==> v27 <==
==> flow/design.v (excerpt) <==
module color_centroid
  (
    input         clk,
    input         rst,           
    input  [2:0]  rgbfilter,     
    input         new_frame_i,   
    output [14:0] orig_addr,
    input  [11:0] orig_pxl,
    output        proc_we,
    output [14:0] proc_addr,
    output [11:0] proc_pxl,
    output [7:0]  centroid,
    output        new_centroid,
    output [2:0]  proximity
  );
clock: 3.02 ns
lec_check: 0
abc_area: 0
cap_margin: 20
core_aspect_ratio: 1.79
core_margin: 2
core_utilization: 43
cts_cluster_diameter: 71
cts_cluster_size: 69
max_routing_layer: met4
place_density_lb_addon: 0.24
slew_margin: 20
tns_end_percent: 100
run.sh (not shown) runs the stock make flow with config.mk's settings and CLKGATE_MAP_FILE=.
==> v15 (differences from v27) <==
- ABC_AREA: 0 -> 1
- CORE_ASPECT_RATIO: 1.79 -> not set
- CORE_UTILIZATION: 43 -> 70
- CTS_CLUSTER_DIAMETER: 71 -> 232
- CTS_CLUSTER_SIZE: 69 -> not set
- MAX_ROUTING_LAYER: met4 -> not set
- PLACE_DENSITY_LB_ADDON: 0.24 -> not set
- TNS_END_PERCENT: 100 -> not set
==> flow/constraint.sdc (replaced) <==
create_clock -name core_clock -period 5.17 [get_ports {clk}]
set_input_delay 1.0340 -clock core_clock [delete_from_list [all_inputs] [get_ports {clk}]]
set_output_delay 1.0340 -clock core_clock [all_outputs]
set_load 0.01 [all_outputs]
==> v2 (differences from v27) <==
- ABC_AREA: 0 -> not set
- CORE_ASPECT_RATIO: 1.79 -> not set
- CORE_UTILIZATION: 43 -> 70
- CTS_CLUSTER_DIAMETER: 71 -> not set
- CTS_CLUSTER_SIZE: 69 -> not set
- MAX_ROUTING_LAYER: met4 -> not set
- PLACE_DENSITY_LB_ADDON: 0.24 -> not set
- TNS_END_PERCENT: 100 -> not set
==> flow/constraint.sdc (replaced) <==
create_clock -name core_clock -period 4.41 [get_ports {clk}]
set_input_delay 0.8820 -clock core_clock [delete_from_list [all_inputs] [get_ports {clk}]]
set_output_delay 0.8820 -clock core_clock [all_outputs]
set_load 0.01 [all_outputs]
==> notes <==
- v15 finished clean. v27 completed, yet does not pass: negative setup slack. v2 produced a clean layout.
- Of v2 and v27, v2 has the higher sequential share of layout area (gap 2.9 points).
- In area after synthesis, v2 and v27 do not differ.
- Of v27 and v15, v15 has the higher final cell count (gap 6.3%, measured against v15).
- In v27 the clock skew is higher than in v15, by 13 ps.
- Maximum frequency: v2 < v27 < v15.
- Clock power, highest first: v27, v2, v15.
- The highest register-to-register slack belongs to v15, the lowest to v27.
- Sequential power: v27 > v2 > v15.
- Non-clock buffer count: v15 < v2 < v27.

---

==> inputs of 08-08 <==
color_centroid again, from the RTL that the note above started with.
==> flow/design.v (excerpt) <==
module color_centroid
  (
    input         clk,
    input         rst,           
    input  [2:0]  rgbfilter,     
    input         new_frame_i,   
    output [14:0] orig_addr,
    input  [11:0] orig_pxl,
    output        proc_we,
    output [14:0] proc_addr,
    output [11:0] proc_pxl,
    output [7:0]  centroid,
    output        new_centroid,
    output [2:0]  proximity
  );
  localparam c_img_cols      = 160;
  localparam c_img_rows      = 120;
  localparam c_img_pxls      = c_img_cols * c_img_rows;
  localparam c_nb_img_cols   = 8;
  localparam c_nb_img_rows   = 7;
  localparam c_nb_img_pxls   = 15;
  localparam c_outframe_cols = 16;
  localparam c_outframe_rows = 8;
  localparam c_inframe_cols  = c_img_cols-2*c_outframe_cols;  
  localparam c_inframe_rows  = c_img_rows-2*c_outframe_rows;  
  localparam c_inframe_pxls  = c_inframe_cols * c_inframe_rows;  
  localparam c_nb_inframe_pxls = 14;
  localparam c_hist_bins     = 8;
  localparam c_nb_hist_bins  = 3;
  localparam c_nb_hist_val   = 11;
  localparam c_nb_centroid   = 8;
  localparam c_nb_prox       = 3;
  localparam c_nb_buf_red    = 4;
  localparam c_nb_buf_green  = 4;
  localparam c_nb_buf_blue   = 4;
  localparam c_nb_buf        = 12;
  wire [c_nb_hist_val-1:0] colorpxls_bin0;
  wire [c_nb_hist_val-1:0] colorpxls_bin7;
  wire [c_nb_inframe_pxls-1:0] colorpxls;
  wire [c_nb_inframe_pxls-2:0] colorpxls_left;
  wire [c_nb_inframe_pxls-2:0] colorpxls_rght;
  wire [c_nb_inframe_pxls-2:0] colorpxls_bin012;
  wire [c_nb_inframe_pxls-2:0] colorpxls_bin567;
  wire [c_nb_inframe_pxls-2:0] colorpxls_bin01;
  wire [c_nb_inframe_pxls-2:0] colorpxls_bin67;
  wire new_frame_proc;
  color_proc
    #(
  ...
clock: 3.17 ns
lec_check: 0
abc_area: 1
cap_margin: 20
core_margin: 2
core_utilization: 72
cts_cluster_diameter: 32
cts_cluster_size: 15
place_density: 0.78
setup_slack_margin: 0.88
slew_margin: 20
==> 05-05: changes against 08-08 <==
==> flow/config.mk (replaced) <==
export PLATFORM = sky130hd
export DESIGN_NAME = color_centroid
export DESIGN_NICKNAME = color_centroid
export VERILOG_FILES = /design/flow/design.v
export SDC_FILE = /design/flow/constraint.sdc
export NUM_CORES = 4
export LEC_CHECK = 0
export CAP_MARGIN = 10
export CORE_MARGIN = 2
export CORE_UTILIZATION = 54
export CTS_CLUSTER_DIAMETER = 100
export SLEW_MARGIN = 25
==> flow/constraint.sdc (replaced) <==
create_clock -name core_clock -period 10.0 [get_ports {clk}]
set_input_delay 2.0000 -clock core_clock [delete_from_list [all_inputs] [get_ports {clk}]]
set_output_delay 2.0000 -clock core_clock [all_outputs]
set_load 0.01 [all_outputs]
==> 04-19: changes against 08-08 <==
--- a/flow/config.mk
+++ b/flow/config.mk
@@ -9,8 +9,8 @@
 export CAP_MARGIN = 20
+export CORE_ASPECT_RATIO = 1.04
 export CORE_MARGIN = 2
 export CORE_UTILIZATION = 72
-export CTS_CLUSTER_DIAMETER = 32
-export CTS_CLUSTER_SIZE = 15
-export PLACE_DENSITY = 0.78
-export SETUP_SLACK_MARGIN = 0.88
-export SLEW_MARGIN = 20
+export MIN_ROUTING_LAYER = met1
+export PLACE_DENSITY = 0.76
+export SETUP_SLACK_MARGIN = -0.29
+export SLEW_MARGIN = 40
==> flow/constraint.sdc (replaced) <==
create_clock -name core_clock -period 2.95 [get_ports {clk}]
set_input_delay 0.5900 -clock core_clock [delete_from_list [all_inputs] [get_ports {clk}]]
set_output_delay 0.5900 -clock core_clock [all_outputs]
set_load 0.01 [all_outputs]
==> results <==
Via count: 05-05 is smaller than 04-19 (25%). Utilization: 05-05 is lower than 04-19 (25 points). Against 05-05, the final cell count of 04-19 is larger by 23%. Against 04-19, the maximum frequency of 05-05 is lower by about 36%. 05-05 finished clean. 04-19 finished but fails on negative setup slack. 08-08 did not get past clock tree synthesis on DPL-0033. In 05-05 the total power is lower than in 04-19, by about 64%. Between 05-05 and 04-19, the lower synthesized area is in 05-05 (gap about 4%, measured against 04-19). Between 05-05 and 04-19, the lower critical path depth is in 05-05 (gap 4). Against 04-19, the sequential share of layout area of 05-05 is higher by 3.7 points.
==> figures <==
Number of stages on the worst setup path: 04-19 24; 08-08 -; 05-05 20
Share of the synthesized netlist area taken by xor and xnor gates: 04-19 1.80%; 08-08 1.80%; 05-05 4.57%
Drt drc: 04-19 0; 08-08 -; 05-05 0
Result of the run: 04-19 failed layout checks; 08-08 aborted with a tool error; 05-05 finished clean
Stage where the flow stopped: 04-19 -; 08-08 clock tree synthesis; 05-05 -
Reasons for failing layout checks: 04-19 negative setup slack; 08-08 -; 05-05 -
Proportion of cell area occupied by multi-input gates: 04-19 41.6%; 08-08 -; 05-05 44.0%
Critical Path RT: 04-19 3.38 ns; 08-08 -; 05-05 10.45 ns
Detail Placement HPWL: 04-19 41.9 mm; 08-08 42.2 mm; 05-05 33.1 mm
Via-per-instance ratio: 04-19 6.07; 08-08 -; 05-05 5.63
Nets in the synthesized netlist: 04-19 2923; 08-08 2923; 05-05 2328
Post-synthesis average cell area: 04-19 7.96 µm²; 08-08 7.96 µm²; 05-05 9.75 µm²
Slew of the pin with the lowest slew margin: 04-19 0.773 ns; 08-08 -; 05-05 0.983 ns
Cell at the slowest stage of the critical path: 04-19 sky130_fd_sc_hd__dfrtp_1; 08-08 -; 05-05 sky130_fd_sc_hd__or2_1
Power Clock: 04-19 5.43 mW; 08-08 -; 05-05 1.69 mW
Post-Synth Adder-Cell Area: 04-19 9.13%; 08-08 9.13%; 05-05 9.52%
PD cells: 04-19 440 nW/µm²; 08-08 -; 05-05 172 nW/µm²
Final net count: 04-19 3141; 08-08 -; 05-05 2382
Layout buffer count excluding clock buffers: 04-19 248; 08-08 -; 05-05 87
Power and IR drop assume default switching activity.
